job 9703:
## boom_pro
module boom_pro(sw7,start,clk,led,seg,sw_input,row,seg_cat,btn6,buzzer,green,red);
Settings: LEC_CHECK=0, ABC_AREA=1, CAP_MARGIN=20, CELL_PAD_IN_SITES_GLOBAL_PLACEMENT=0, CORE_ASPECT_RATIO=1.48, CORE_MARGIN=2, CORE_UTILIZATION=72, CTS_CLUSTER_SIZE=13, GPL_TIMING_DRIVEN=1, MAX_ROUTING_LAYER=met5, MIN_ROUTING_LAYER=met1, PLACE_DENSITY_LB_ADDON=0.25, SLEW_MARGIN=40, TNS_END_PERCENT=100; clock period 6.85 ns.
run.sh (not shown) runs the stock make flow with config.mk's settings and CLKGATE_MAP_FILE=.
No crash in job 9703: every stage finished, but the layout fails its final checks due to negative setup slack.
### job 9703 -> job 4496
- changing ABC_AREA from 1 to 0
- setting CTS_CLUSTER_DIAMETER to 51 for the first time
- changing PLACE_DENSITY_LB_ADDON from 0.25 to 0.01
- setting GPL_ROUTABILITY_DRIVEN to 0 for the first time
- setting SETUP_SLACK_MARGIN to -0.51 for the first time
- changing CORE_UTILIZATION from 72 to 65
- changing CTS_CLUSTER_SIZE from 13 to 73
- changing SLEW_MARGIN from 40 to 20
- changing the clock period (ns, I/O delays scaled along) from 6.85 to 7.17
### Flow results
- The final report for job 9703 shows a completed flow and a layout that fails verification, specifically negative setup slack.
- Every stage of job 4496 finished as expected; the final checks, on the other hand, flagged negative setup slack, which means the layout fails.
- Fmax for job 4496 is lower than for job 9703.
- Of the two values seen for endpoint of the most critical setup path, music1.one_cnt[11]$_SDFFE_PN0P_ was produced by job 4496 and music1.one_cnt[9]$_SDFFE_PN0P_ by job 9703.
- Worst slew margin relative to its limit: job 4496 vs job 9703 down 12 points
- The synthesis-to-finish area growth number comes out higher for job 9703 vs job 4496.
- Yosys stat cell total ends up lower on job 4496.
- Lower antenna diode instance count goes to job 4496 over job 9703.
- Maximum net fanout on the critical path in job 4496 is 5 above job 9703.
Edits applied to the flow inputs when going from job 4496 to job 9985:
- CTS_CLUSTER_SIZE no longer set, was 73
- CORE_ASPECT_RATIO no longer set, was 1.48
- PLACE_DENSITY_LB_ADDON no longer set, was 0.01
- TNS_END_PERCENT no longer set, was 100
- ABC_AREA no longer set, was 0
- GPL_ROUTABILITY_DRIVEN no longer set, was 0
- GPL_TIMING_DRIVEN no longer set, was 1
- MAX_ROUTING_LAYER no longer set, was met5
- MIN_ROUTING_LAYER no longer set, was met1
- SETUP_SLACK_MARGIN no longer set, was -0.51
- CELL_PAD_IN_SITES_GLOBAL_PLACEMENT no longer set, was 0
- CORE_UTILIZATION now 40, was 65
- CTS_CLUSTER_DIAMETER no longer set, was 51
- the clock period (ns, I/O delays scaled along) now 9.91, was 7.17
Results
Status | job 9985 and job 4496 | clean except job 4496
Finished, but not clean: job 4496, with negative setup slack.
Job 9985 leaves more setup margin than job 4496.
The total number of H-tree levels in job 9985 was higher than what job 4496 gave.
Comparing job 9985 and job 4496, via count of the first global-routing pass is higher on job 4496.
Job 4496 has lower multi-input logic portion of the cell area than job 9985.
Relative to job 4496, the total of plain and repair buffers excluding clock buffers measured on job 9985 has decreased by more than half.
The core of job 9985 is less densely filled than that of job 4496.
Going from job 4496 to job 9985, hold slack down 0.0043 ns, buffering stage count on the worst path with inverters included decreased by 3 relative to the old numbers, average detailed-routed wire length per instance down 1.2 microns.
Inputs modified between job 9985 and job 5781:
- CORE_UTILIZATION now 9, was 40
- the clock period (ns, I/O delays scaled along) now 23.5, was 9.91
Notes after the runs:
- | minimum hold slack | higher: job 9985 |
- Higher share of cell area taken by multi-input logic gates among job 9985 and job 5781: job 9985
- [job 5781] insertion delay to the later sink of the worst-skew pair rose 0.03 ns relative to job 9985
- Going from job 9985 to job 5781, via count now sits lower; core utilization before placement now sits lower.
- Compared job 5781 vs job 9985, and total of fill cells in the finished design is up in job 5781.
- Job 9985 → job 5781: peak per-stage delay on the critical path went up; logic depth of the worst path, buffers included +1.
--- input diff job 5781..job 6229 ---
- swapping 9 for 64 in CORE_UTILIZATION
- swapping 23.5 for 9.32 in the clock period (ns, I/O delays scaled along)
==> results <==
Diff job 5781 -> job 6229: detail-routed net length per standard cell picked up an extra 86%; wire length lost 1.6 mm; utilization after layout picked up an extra 58 points.
The smallest setup slack after layout in job 6229 sits 13.22 ns below the value recorded for job 5781.
Job 5781 → job 6229: cell area went down 3800 sq um.
Job 6229 ended up with music1.one_cnt[5]$_SDFFE_PN0P_ as its capture point of the critical path; job 5781 ended up with music1.one_cnt[3]$_SDFFE_PN0P_.
For job 9916, these inputs were changed with respect to job 6229:
- PLACE_DENSITY: unset -> 0.65
- ABC_AREA: unset -> 1
- SETUP_SLACK_MARGIN: unset -> -0.52
- CORE_UTILIZATION: 64 -> 72
- CTS_CLUSTER_SIZE: unset -> 73
- Relative to job 6229, job 9916 improves die area.
- The higher met2 usage of job 9916 and job 6229 is in job 9916.
- In the flow results for job 9916 and job 6229, the number of iterations in the first detailed-routing pass is larger on job 9916.
- From job 6229 to job 9916 the numbers moved as follows: number of instances on the worst hold path essentially unchanged, width of the chip decreased 3.9%, cell total in the yosys stat output increased 649.
